==> flow/design.v <==
module axi_stream_insert_header #(
    parameter DATA_WD = 32,
    parameter DATA_BYTE_WD = DATA_WD / 8,
    parameter BYTE_CNT_WD = $clog2(DATA_BYTE_WD)
) (
    input clk,
    input rst_n,
    input valid_in,
    input [DATA_WD-1 : 0] data_in,
    input [DATA_BYTE_WD-1 : 0] keep_in,
    input last_in,
    output ready_in,
    output valid_out,
    output [DATA_WD-1 : 0] data_out,
    output [DATA_BYTE_WD-1 : 0] keep_out,
    output last_out,
    input ready_out,
    input valid_insert,
    input [DATA_WD-1 : 0] header_insert,
    input [DATA_BYTE_WD-1 : 0] keep_insert,
    input [BYTE_CNT_WD : 0] byte_insert_cnt,
    output ready_insert
);
function [BYTE_CNT_WD:0]count_1;
    input [DATA_BYTE_WD-1:0] data_in;
    reg [BYTE_CNT_WD:0]cnt,n;
begin
    cnt=0;
    for (n=0;n<DATA_BYTE_WD; n=n+1) begin
        if(data_in[n])
            cnt = cnt+1'b1; 
            count_1 =cnt;
    end
end
endfunction
localparam IDEL = 4'b0001;
localparam HAEDER_INSERT = 4'b0010;
localparam WAIT = 4'b0100;
localparam IN_OUT = 4'b1000;
reg [3:0] current_state;
reg [3:0] next_state;
reg [BYTE_CNT_WD : 0] byte_insert_cnt_temp;
reg [DATA_BYTE_WD-1 : 0] keep_insert_temp;
reg [DATA_WD-1:0] mem [0:4];
reg [1:0] addr_in;
reg [1:0] addr_out;
reg[4:0] cnt_temp;
reg [DATA_BYTE_WD-1 : 0] keepin_last;
wire [BYTE_CNT_WD:0] keepin_last_count;
wire [4:0] out_cnt ;
reg [2*DATA_WD-1 : 0] data_out_reg;
reg [2*DATA_BYTE_WD-1 : 0] keep_out_reg;
reg last_out_reg;
reg [4:0]cnt_out_temp;
    assign keepin_last_count = count_1(keepin_last); 
    assign ready_in = (current_state == HAEDER_INSERT || current_state==IN_OUT)?1'b1:1'b0;
    assign ready_insert = (current_state == IDEL)?1'b1:1'b0;
    assign valid_out = (current_state == IN_OUT)?1'b1:1'b0;
    assign out_cnt = (keepin_last_count+byte_insert_cnt_temp>DATA_BYTE_WD)?cnt_temp+1'b1:cnt_temp; 
    always @(posedge clk or negedge rst_n) begin
        if(!rst_n)begin
            current_state <= IDEL;
        end else begin
            current_state <= next_state;
        end
    end
    always @(*) begin
        next_state = IDEL;
        case (current_state)
            IDEL:begin
                if(valid_insert && ready_insert) 
                    next_state = HAEDER_INSERT;
                else 
                    next_state = IDEL;     
            end
            HAEDER_INSERT:begin
                if(ready_out && addr_in == 2'd3) 
                    next_state = IN_OUT;
                else if(addr_in == 2'd3)
                    next_state = WAIT; 
                else
                    next_state = HAEDER_INSERT;     
            end
            WAIT:begin
                if(valid_in && ready_out) 
                    next_state = IN_OUT;
                else 
                    next_state = WAIT;     
            end
            IN_OUT:begin
                if(last_out) 
                    next_state = IDEL;
                else 
                    next_state = IN_OUT;     
            end
            default: next_state = IDEL;
        endcase    
    end
    always @(posedge clk or negedge rst_n) begin
        if(!rst_n)begin
            byte_insert_cnt_temp <= 'b0;
            keep_insert_temp <= 'b0;
        end else if(valid_insert && ready_insert) begin
            byte_insert_cnt_temp <= byte_insert_cnt; 
            keep_insert_temp <= keep_insert;
        end else begin
            byte_insert_cnt_temp <= byte_insert_cnt_temp;
            keep_insert_temp <= keep_insert_temp;
        end
    end
    integer k;
    always @(posedge clk or negedge rst_n) begin
        if(!rst_n)begin
            addr_in <= 2'd0;
            cnt_temp <= 5'b0;
            keepin_last <= 'b0; 
            for(k=0;k<=4;k=k+1) 
               mem[k] <= 32'b0;        
        end else if(valid_insert && ready_insert && addr_in==2'd0) begin 
            addr_in <= addr_in + 1'b1;
            mem[addr_in] <= header_insert;
            cnt_temp <= 5'b0;
            keepin_last <= 'b0;
        end else if (valid_in && ready_in && last_in) begin 
            addr_in <= addr_in + 1'b1;
            mem[addr_in] <= data_in;
            cnt_temp <= cnt_temp + 1'b1;
            keepin_last <= keep_in;
        end else if (valid_in && ready_in) begin 
            addr_in <= addr_in + 1'b1;
            mem[addr_in] <= data_in;
            cnt_temp <= cnt_temp + 1'b1;
            keepin_last <= keepin_last;
        end else begin
            addr_in <= addr_in;
            cnt_temp <= cnt_temp;
            keepin_last <= keepin_last;
        end
    end
    always @(posedge clk or negedge rst_n) begin
        if(!rst_n)begin
            data_out_reg <= 'b0;
            keep_out_reg <= 'b0;
            last_out_reg <= 1'b0;
            addr_out <= 'b0;
            cnt_out_temp <= 'b0;
        end else if((current_state==HAEDER_INSERT || current_state==WAIT) && next_state == IN_OUT) begin 
            data_out_reg <= {mem[addr_out],mem[addr_out+1]} << (DATA_BYTE_WD - byte_insert_cnt)*8;
            keep_out_reg <= {DATA_BYTE_WD{1'b1}};
            last_out_reg <= 1'b0;
            addr_out <= addr_out + 1'b1;
            cnt_out_temp <= cnt_out_temp+1'b1;
        end else if (valid_out && ready_out) begin
            data_out_reg <= {mem[addr_out],mem[addr_out+1]} << (DATA_BYTE_WD - byte_insert_cnt)*8; 
            addr_out <= addr_out + 1'b1;
            cnt_out_temp <= cnt_out_temp+1'b1;
            if (cnt_out_temp == out_cnt-1'b1) begin
            last_out_reg <= 1'b1;
            keep_out_reg <= {keep_insert_temp,keepin_last} << (DATA_BYTE_WD - byte_insert_cnt);            
            end else begin                                                                                                                                           
            last_out_reg <= 1'b0;
            keep_out_reg <= {DATA_BYTE_WD{1'b1}};               
            end
        end else begin
            data_out_reg <= data_out_reg;
            keep_out_reg <= keep_out_reg;
            last_out_reg <= 1'b0;
            addr_out <= 'b0;
            cnt_out_temp <= 'b0;
        end
    end
    assign data_out = data_out_reg[2*DATA_WD-1:DATA_WD];
    assign keep_out = (out_cnt == cnt_temp)?keep_out_reg[2*DATA_BYTE_WD-1:DATA_BYTE_WD]:keep_out_reg[DATA_BYTE_WD-1:0];
    assign last_out = last_out_reg;
endmodule
Settings: LEC_CHECK=0, ABC_AREA=1, CAP_MARGIN=20, CORE_MARGIN=2, CORE_UTILIZATION=72, CTS_CLUSTER_DIAMETER=370, CTS_CLUSTER_SIZE=95, PLACE_DENSITY=0.6, SETUP_SLACK_MARGIN=0.17, SLEW_MARGIN=20, TNS_END_PERCENT=5; clock period 3.25 ns.
run.sh (not shown) runs the stock make flow with config.mk's settings and CLKGATE_MAP_FILE=.
The first run completed and failed the layout checks on negative setup slack.
Rerun with:
- ABC_AREA: 1 -> unset
- CORE_UTILIZATION: 72 -> 40
- CTS_CLUSTER_DIAMETER: 370 -> unset
- CTS_CLUSTER_SIZE: 95 -> unset
- SETUP_SLACK_MARGIN: 0.17 -> unset
- TNS_END_PERCENT: 5 -> unset
- clock period: 3.25 -> 5.5 ns (I/O delays scaled with it)
Effect:
- Now the flow went through all stages and came out clean
- non-clock buffer count shrinks by 31
- global-route usage shrinks by 22 points
- worst setup slack gains 1000 ps
- final cell count shrinks by about a fifth
- final area shrinks by a few percent
- die area grows by well over a third
- sequential power shrinks by well over a third
- area after synthesis shrinks by a little under a tenth
Power and IR drop assume default switching activity.
